==> yarrow <==
==> flow/design.v <==
`timescale 1ns/1ps
module updateNeuron
(
	input						clk				,
	input						rst_n			,
	input						i_run			,
	input						i_init			,
	input						i_s_lern		,
	input						i_s_infr		,
	input signed 	[24:0]  	exc_current		,
	input signed 	[24:0]  	inh_current		,
	output 						o_s_init		,
	output						o_spike			,
	output						o_valid			,
	output			[4:0]		o_neuron_idx	,
	output			[49:0]		d_c				,
	output			[4:0]		addr_c			,
	output						ce_c			,
	output						we_c			,
	input			[49:0]		q_c				,
	output			[54:0]		d_m				,
	output			[4:0]		addr_m			,
	output						ce_m			,
	output						we_m			,
	input			[54:0]		q_m
);
wire 					s_idle					;
wire 					s_init					;
wire 					s_read					;
wire 					s_calc					;
wire 					s_wrte					;
wire 					s_done					;
reg 			[3:0] 	fsm						;
reg 			[2:0] 	c_state					;
reg 			[2:0] 	n_state					;
reg 			[4:0] 	neuron_idx				;
reg signed 		[24:0] 	exc_cur_buf				;
reg signed 		[24:0] 	inh_cur_buf				;
wire signed 	[24:0] 	c_ge					;
wire signed 	[24:0] 	c_gi					;
wire signed 	[24:0] 	c_vm					;
wire signed 	[24:0] 	c_vt					;
wire 					c_ref_check				;
wire 			[3:0] 	c_ref_count				;
wire signed 	[24:0] 	e_rest = 25'd5242880	;		 
wire signed 	[24:0] 	e_exc = 25'd6881280		;		 
wire signed 	[24:0] 	e_inh = 25'd3604480		;		 
wire signed 	[24:0] 	thresh_add  = 25'd11240	;	 
wire signed 	[24:0] 	inh_max = 25'd655360	;		 
reg signed 		[24:0] 	mult_1_in_1				;
reg signed 		[17:0] 	mult_1_in_2				;
reg signed 		[24:0] 	mult_2_in_1				;
reg signed 		[17:0] 	mult_2_in_2				;
reg signed 		[24:0] 	add_max					;	
reg signed 		[42:0] 	mult_1_out				;
reg signed 		[42:0] 	mult_2_out				;
reg signed 		[24:0] 	n_ge					;
reg signed 		[24:0] 	n_gi					;
reg signed 		[24:0] 	n_vm					;
reg signed 		[24:0] 	n_vt					;
reg 					n_ref_check				;
reg 			[3:0] 	n_ref_count				;
reg 					fire					;
localparam S_IDLE = 3'b000;
localparam S_READ = 3'b001;
localparam S_CALC = 3'b010;
localparam S_WRTE = 3'b011;
localparam S_INIT = 3'b111;
localparam S_DONE = 3'b100;
always @(posedge clk or negedge rst_n) begin
	if(!rst_n) begin
		exc_cur_buf <= 25'd0;
		inh_cur_buf <= 25'd0;
	end else if(i_run) begin
		exc_cur_buf <= exc_current;
		inh_cur_buf <= inh_current;
	end
end
always @(*) begin
	n_state = c_state;
	case(c_state)
		S_IDLE: begin
			if(i_run)
				n_state = S_READ;
			if(i_init)
				n_state = S_INIT;
		end 
		S_INIT:
			if(neuron_idx == 5'd17) 
				n_state = S_IDLE;
		S_READ:
			n_state = S_CALC;
		S_CALC:
			if(fsm == 4'd9)
				n_state = S_WRTE;
		S_WRTE:
			n_state = S_DONE;
		S_DONE:
			n_state = S_IDLE;
	endcase
end
always @(posedge clk or negedge rst_n) begin
	if(!rst_n) begin
		c_state <= S_IDLE;
	end else begin
		c_state <= n_state;
	end
end
assign s_idle = (c_state == S_IDLE);
assign s_init = (c_state == S_INIT);
assign s_read = (c_state == S_READ);
assign s_calc = (c_state == S_CALC);
assign s_wrte = (c_state == S_WRTE);
assign s_done = (c_state == S_DONE);
always @(posedge clk or negedge rst_n) begin
	if(!rst_n) begin
		fsm <= 4'd0;
	end else begin
		if(s_calc) begin
			fsm <= fsm + 4'd1;
		end else begin
			fsm <= 4'd0;
		end
	end
end
always @(posedge clk or negedge rst_n) begin
	if(!rst_n) begin
		neuron_idx <= 5'd0;
	end else begin
		if(s_done || s_init) begin
			if(neuron_idx == 5'd17) begin
				neuron_idx <= 5'd0;
			end else begin
				neuron_idx <= neuron_idx + 5'd1;
			end
		end else begin
			neuron_idx <= neuron_idx;
		end
	end
end
reg signed [24:0] add2_1_in_1;
reg signed [24:0] add2_1_in_2;
reg signed [24:0] add2_2_in_1;
reg signed [24:0] add2_2_in_2;
reg signed [24:0] add3_1_in_1;
reg signed [24:0] add3_1_in_2;
reg signed [24:0] add3_1_in_3;
reg signed [24:0] add3_2_in_1;
reg signed [24:0] add3_2_in_2;
reg signed [24:0] add3_2_in_3;
(* dont_touch = "true" *) wire signed [24:0] add2_1_out;
(* dont_touch = "true" *) wire signed [24:0] add2_2_out;
(* dont_touch = "true" *) wire signed [24:0] add3_1_out;
(* dont_touch = "true" *) wire signed [24:0] add3_2_out;
always @(posedge clk or negedge rst_n) begin
	if(!rst_n) begin
		add2_1_in_1 <= 25'd0;
		add2_1_in_2 <= 25'd0;
		add2_2_in_1 <= 25'd0;
		add2_2_in_2 <= 25'd0;
		add3_1_in_1 <= 25'd0;
		add3_1_in_2 <= 25'd0;
		add3_1_in_3 <= 25'd0;
		add3_2_in_1 <= 25'd0;
		add3_2_in_2 <= 25'd0;
		add3_2_in_3 <= 25'd0;
	end else begin
		case (fsm)
			4'd0: begin
				add2_1_in_1 <= 25'd0;
				add2_1_in_2 <= 25'd0;
				add2_2_in_1 <= 25'd0;
				add2_2_in_2 <= 25'd0;
				add3_1_in_1 <= 25'd0;
				add3_1_in_2 <= 25'd0;
				add3_1_in_3 <= 25'd0;
				add3_2_in_1 <= 25'd0;
				add3_2_in_2 <= 25'd0;
				add3_2_in_3 <= 25'd0;
			end
			4'd1: begin
				add2_1_in_1 <= 25'd0;		
				add2_1_in_2 <= 25'd0;
				add2_2_in_1 <= 25'd0;		
				add2_2_in_2 <= 25'd0;
				add3_1_in_1 <= 25'd0;
				add3_1_in_2 <= 25'd0;
				add3_1_in_3 <= 25'd0;
				add3_2_in_1 <= c_ref_check ? 25'd0 : c_gi;
				add3_2_in_2 <= c_ref_check ? 25'd0 : inh_cur_buf;
				add3_2_in_3 <= c_ref_check ? 25'd0 : -(c_gi >>> 4);
			end
			4'd2: begin
				if(!c_ref_check) begin
					add2_1_in_1 <= e_exc;		 
					add2_1_in_2 <= -c_vm;
					add2_2_in_1 <= e_inh;		 
					add2_2_in_2 <= -c_vm;
					add3_1_in_1 <= c_ge;
					add3_1_in_2 <= exc_cur_buf;
					add3_1_in_3 <= -(c_ge >>> 3);
					add3_2_in_1 <= add3_2_in_1;
					add3_2_in_2 <= add3_2_in_2;
					add3_2_in_3 <= add3_2_in_3;
				end else begin
					add2_1_in_1 <= 25'd0;		 
					add2_1_in_2 <= 25'd0;
					add2_2_in_1 <= 25'd0;		 
					add2_2_in_2 <= 25'd0;
					add3_1_in_1 <= 25'd0;
					add3_1_in_2 <= 25'd0;
					add3_1_in_3 <= 25'd0;
					add3_2_in_1 <= 25'd0;
					add3_2_in_2 <= 25'd0;
					add3_2_in_3 <= 25'd0;
				end
			end
			4'd3: begin
				add2_1_in_1 <= add2_1_in_1;		
				add2_1_in_2 <= add2_1_in_2;
				add2_2_in_1 <= add2_2_in_1;		
				add2_2_in_2 <= add2_2_in_2;
				add3_1_in_1 <= add3_1_in_1;
				add3_1_in_2 <= add3_1_in_2;
				add3_1_in_3 <= add3_1_in_3;
				add3_2_in_1 <= add3_2_in_1;
				add3_2_in_2 <= add3_2_in_2;
				add3_2_in_3 <= add3_2_in_3;
			end
			4'd4: begin
				if(!c_ref_check) begin
					add2_1_in_1 <= e_rest;		 
					add2_1_in_2 <= -c_vm;
					add2_2_in_1 <= add2_2_in_1;		
					add2_2_in_2 <= add2_2_in_2;
					add3_1_in_1 <= add3_1_in_1;
					add3_1_in_2 <= add3_1_in_2;
					add3_1_in_3 <= add3_1_in_3;
					add3_2_in_1 <= add3_2_in_1;
					add3_2_in_2 <= add3_2_in_2;
					add3_2_in_3 <= add3_2_in_3;
				end else begin
					add2_1_in_1 <= 25'd0;		
					add2_1_in_2 <= 25'd0;
					add2_2_in_1 <= add2_2_in_1;		
					add2_2_in_2 <= add2_2_in_2;
					add3_1_in_1 <= add3_1_in_1;
					add3_1_in_2 <= add3_1_in_2;
					add3_1_in_3 <= add3_1_in_3;
					add3_2_in_1 <= add3_2_in_1;
					add3_2_in_2 <= add3_2_in_2;
					add3_2_in_3 <= add3_2_in_3;
				end
			end
			4'd5: begin
				add2_1_in_1 <= i_s_lern ? e_rest : 25'd0;		 
				add2_1_in_2 <= i_s_lern ? -c_vt : 25'd0;
				add2_2_in_1 <= add2_2_in_1;		
				add2_2_in_2 <= add2_2_in_2;
				add3_1_in_1 <= mult_1_out >>> 10;
				add3_1_in_2 <= mult_2_out >>> 10;
				add3_1_in_3 <= add2_1_out >>> 1;
				add3_2_in_1 <= add3_2_in_1;
				add3_2_in_2 <= add3_2_in_2;
				add3_2_in_3 <= add3_2_in_3;
			end
			4'd6: begin
				if(!c_ref_check) begin
					add2_1_in_1 <= c_vm;
					add2_1_in_2 <= add3_1_out >>> 7;
					add2_2_in_1 <= c_vt;
					add2_2_in_2 <= add2_1_out >>> 17;
					add3_1_in_1 <= add3_1_in_1;
					add3_1_in_2 <= add3_1_in_2;
					add3_1_in_3 <= add3_1_in_3;
					add3_2_in_1 <= add3_2_in_1;
					add3_2_in_2 <= add3_2_in_2;
					add3_2_in_3 <= add3_2_in_3;
				end else begin
					add2_1_in_1 <= c_vm;
					add2_1_in_2 <= 25'd0;
					add2_2_in_1 <= c_vt;
					add2_2_in_2 <= add2_1_out >>> 17;
					add3_1_in_1 <= add3_1_in_1;
					add3_1_in_2 <= add3_1_in_2;
					add3_1_in_3 <= add3_1_in_3;
					add3_2_in_1 <= add3_2_in_1;
					add3_2_in_2 <= add3_2_in_2;
					add3_2_in_3 <= add3_2_in_3;
				end
			end
			4'd7: begin
				add2_1_in_1 <= add2_1_in_1;
				add2_1_in_2 <= add2_1_in_2;
				add2_2_in_1 <= add2_2_in_1;
				add2_2_in_2 <= add2_2_in_2;
				add3_1_in_1 <= add3_1_in_1;
				add3_1_in_2 <= add3_1_in_2;
				add3_1_in_3 <= add3_1_in_3;
				add3_2_in_1 <= add3_2_in_1;
				add3_2_in_2 <= add3_2_in_2;
				add3_2_in_3 <= add3_2_in_3;
			end
			4'd8: begin
				if(fire) begin
					add2_1_in_1 <= i_s_infr ? 25'd0 : thresh_add;		 
					add2_1_in_2 <= n_vt;
					add2_2_in_1 <= add2_2_in_1;		
					add2_2_in_2 <= add2_2_in_2;
					add3_1_in_1 <= add3_1_in_1;
					add3_1_in_2 <= add3_1_in_2;
					add3_1_in_3 <= add3_1_in_3;
					add3_2_in_1 <= add3_2_in_1;
					add3_2_in_2 <= add3_2_in_2;
					add3_2_in_3 <= add3_2_in_3;
				end else begin
					add2_1_in_1 <= add2_1_in_1;		
					add2_1_in_2 <= add2_1_in_2;
					add2_2_in_1 <= add2_2_in_1;		
					add2_2_in_2 <= add2_2_in_2;
					add3_1_in_1 <= add3_1_in_1;
					add3_1_in_2 <= add3_1_in_2;
					add3_1_in_3 <= add3_1_in_3;
					add3_2_in_1 <= add3_2_in_1;
					add3_2_in_2 <= add3_2_in_2;
					add3_2_in_3 <= add3_2_in_3;
				end
			end
			default: begin
				add2_1_in_1 <= add2_1_in_1;
				add2_1_in_2 <= add2_1_in_2;
				add2_2_in_1 <= add2_2_in_1;
				add2_2_in_2 <= add2_2_in_2;
				add3_1_in_1 <= add3_1_in_1;
				add3_1_in_2 <= add3_1_in_2;
				add3_1_in_3 <= add3_1_in_3;
				add3_2_in_1 <= add3_2_in_1;
				add3_2_in_2 <= add3_2_in_2;
				add3_2_in_3 <= add3_2_in_3;
			end
		endcase
	end
end
assign add2_1_out = add2_1_in_1 + add2_1_in_2;
assign add2_2_out = add2_2_in_1 + add2_2_in_2;
assign add3_1_out = add3_1_in_1 + add3_1_in_2 + add3_1_in_3;
assign add3_2_out = add3_2_in_1 + add3_2_in_2 + add3_2_in_3;
always @(posedge clk or negedge rst_n) begin
	if(!rst_n) begin
		add_max <= 25'd0;
	end else begin
		if(fsm == 4'd2) begin
			add_max <= (inh_max < add3_2_out) ? inh_max : add3_2_out;
		end else if(fsm == 4'd8) begin
			add_max <= 25'd0;
		end else begin
			add_max <= add_max;
		end
	end
end
always @(posedge clk) begin
	mult_1_out <= mult_1_in_1 * mult_1_in_2;
	mult_2_out <= mult_2_in_1 * mult_2_in_2;
end
always @(posedge clk or negedge rst_n) begin
	if(!rst_n) begin
		mult_1_in_1 <= 25'd0;  
		mult_1_in_2 <= 18'd0; 
		mult_2_in_1 <= 25'd0; 
		mult_2_in_2 <= 18'd0; 
	end else begin
		if(fsm == 4'd3) begin
			mult_1_in_1 <= add3_1_out;  
			mult_1_in_2 <= add2_1_out >>> 7; 
			mult_2_in_1 <= add_max; 
			mult_2_in_2 <= add2_2_out >>> 7; 
		end else begin
			mult_1_in_1 <= 25'd0;  
			mult_1_in_2 <= 18'd0; 
			mult_2_in_1 <= 25'd0; 
			mult_2_in_2 <= 18'd0; 
		end
	end
end
always @(posedge clk or negedge rst_n) begin
	if(!rst_n) begin
		n_ge <= 25'd0;
		n_gi <= 25'd0;
		n_vm <= 25'd0;
		n_vt <= 25'd0;
		fire <= 1'd0;
		n_ref_check <= 1'b0;
		n_ref_count <= 4'd0;
	end else begin 
		case (fsm)
			4'd3: begin
				n_ge <= add3_1_out;
				n_gi <= add_max;
				fire <= 1'b0;
			end
			4'd5: begin
				if(c_ref_check) begin
					n_ref_count <= c_ref_count + 4'd1;
				end else begin
					n_ref_count <= c_ref_count;
				end
				n_ref_check <= c_ref_check;
			end
			4'd7: begin
				n_vm <= add2_1_out;
				n_vt <= add2_2_out;
				if(add2_1_out > add2_2_out) begin
					fire <= 1'b1;
					n_ref_check <= 1'b1;
					n_ge <= 25'd0;
					n_gi <= 25'd0;
				end
			end
			4'd9: begin
				if(fire) begin
					n_vm <= e_rest;		 
					n_vt <= add2_1_out;
				end
				if(n_ref_count == 4'd11) begin
					n_ref_check <= 1'b0;
					n_ref_count <= 4'd0;
				end
			end
		endcase
	end
end
assign ce_c 		= 		s_init || s_read || s_wrte;
assign we_c 		= 		s_init || s_wrte; 
assign ce_m 		= 		s_init || s_read || s_wrte;
assign we_m 		= 		s_init || s_wrte;
assign addr_c 		= 		neuron_idx;
assign addr_m 		= 		neuron_idx;
assign d_c 			= 		s_init ? 50'd0 : {n_ge, n_gi};
assign d_m 			= 		s_init ? {1'b0, 4'd0, e_rest, 25'd5406720} : {n_ref_check, n_ref_count, n_vm, n_vt};
assign c_ge 		= 		q_c[49:25];
assign c_gi 		= 		q_c[24:0];
assign c_vm 		= 		q_m[49:25];
assign c_vt 		= 		q_m[24:0];
assign c_ref_check 	= 		q_m[54];
assign c_ref_count 	= 		q_m[53:50];
assign o_s_init 	=	 	s_init;
assign o_spike 		= 		fire;
assign o_valid 		= 		s_done;
assign o_neuron_idx = 		neuron_idx;
endmodule
==> flow/run.sh <==
#!/bin/bash
# the make line also repeats each setting of config.mk as NAME=value (left out here)
make -C /OpenROAD-flow-scripts/flow DESIGN_CONFIG=/design/flow/config.mk WORK_HOME=/design/flow/orfs CLKGATE_MAP_FILE= finish
==> flow/config.mk <==
export PLATFORM = sky130hd
export DESIGN_NAME = updateNeuron
export DESIGN_NICKNAME = updateNeuron
export VERILOG_FILES = /design/flow/design.v
export SDC_FILE = /design/flow/constraint.sdc
export NUM_CORES = 4
export LEC_CHECK = 0
export CAP_MARGIN = 20
export CORE_MARGIN = 2
export CORE_UTILIZATION = 72
export PLACE_DENSITY_LB_ADDON = 0.0
export SLEW_MARGIN = 20
==> flow/constraint.sdc <==
create_clock -name core_clock -period 3.86 [get_ports {clk}]
set_input_delay 0.7720 -clock core_clock [delete_from_list [all_inputs] [get_ports {clk}]]
set_output_delay 0.7720 -clock core_clock [all_outputs]
set_load 0.01 [all_outputs]
==> inputs of quartz, as changes to yarrow <==
--- a/flow/config.mk
+++ b/flow/config.mk
@@ -8,5 +8,4 @@
 export CAP_MARGIN = 20
 export CORE_MARGIN = 2
-export CORE_UTILIZATION = 72
-export PLACE_DENSITY_LB_ADDON = 0.0
+export CORE_UTILIZATION = 66
 export SLEW_MARGIN = 20
==> flow/constraint.sdc (replaced) <==
create_clock -name core_clock -period 5.76 [get_ports {clk}]
set_input_delay 1.1520 -clock core_clock [delete_from_list [all_inputs] [get_ports {clk}]]
set_output_delay 1.1520 -clock core_clock [all_outputs]
set_load 0.01 [all_outputs]
==> inputs of willow, as changes to yarrow <==
--- a/flow/config.mk
+++ b/flow/config.mk
@@ -6,7 +6,13 @@
 export NUM_CORES = 4
 export LEC_CHECK = 0
+export ABC_AREA = 1
 export CAP_MARGIN = 20
-export CORE_MARGIN = 2
-export CORE_UTILIZATION = 72
-export PLACE_DENSITY_LB_ADDON = 0.0
+export CELL_PAD_IN_SITES_GLOBAL_PLACEMENT = 1
+export CORE_MARGIN = 10
+export CORE_UTILIZATION = 51
+export GPL_TIMING_DRIVEN = 0
+export HOLD_SLACK_MARGIN = -0.04
+export PLACE_DENSITY = 0.9
+export SETUP_SLACK_MARGIN = -0.01
 export SLEW_MARGIN = 20
+export TNS_END_PERCENT = 5
==> flow/constraint.sdc (replaced) <==
create_clock -name core_clock -period 5.41 [get_ports {clk}]
set_input_delay 1.0820 -clock core_clock [delete_from_list [all_inputs] [get_ports {clk}]]
set_output_delay 1.0820 -clock core_clock [all_outputs]
set_load 0.01 [all_outputs]
==> notes <==
- willow completed, yet does not pass: setup timing. yarrow did not get past global routing (5_1_grt). quartz produced a layout that fails on setup timing.
- Against willow, the cell count of quartz is lower by 25%.
- Against quartz, the maximum frequency of willow is larger by about 6%.
- Of willow and quartz, quartz has the higher hold slack (gap 0.15 ns).
- Between quartz and willow, the lower power is in quartz (gap about 34%, measured against willow).
- Between willow and quartz, the lower critical path depth is in willow (gap 1).
- Sequential power: willow is larger than quartz (about 27%).
- In synthesized area, quartz and yarrow do not differ.
==> figures <==
quantity	quartz	willow	yarrow
Run status	complete, but fails checks	complete, but fails checks	did not finish
Failing step	-	-	global routing (5_1_grt)
Reasons for failing layout checks	setup timing	setup timing	-
Relative slew slack	0.231	0.140	-
Power consumed by combinational cells	4.89 mW	10.9 mW	-
Sequential cell area fraction in the yosys report	0.257	0.237	0.257
DRT Pass-1 Iters	9	9	-
Clock transition at path regs	0.08 ns	0.06 ns	-
Type of the setup path with the least slack	flop to flop	flop to flop	-
Proportion of power drawn by combinational gates	0.332	0.491	-
Std cell rows	106	126	101
Worst slack on hold paths	0.444 ns	0.293 ns	-
Worst endpoint required time	6.28 ns	5.94 ns	-
Stages on the worst setup path	23	22	-
Switching Share	0.375	0.473	-
DRC marker count from the first detailed-route iteration	3,875	5,198	-
Total Negative Setup Slacks	-3.94 ns	-6.05 ns	-
Power and IR drop assume default switching activity.
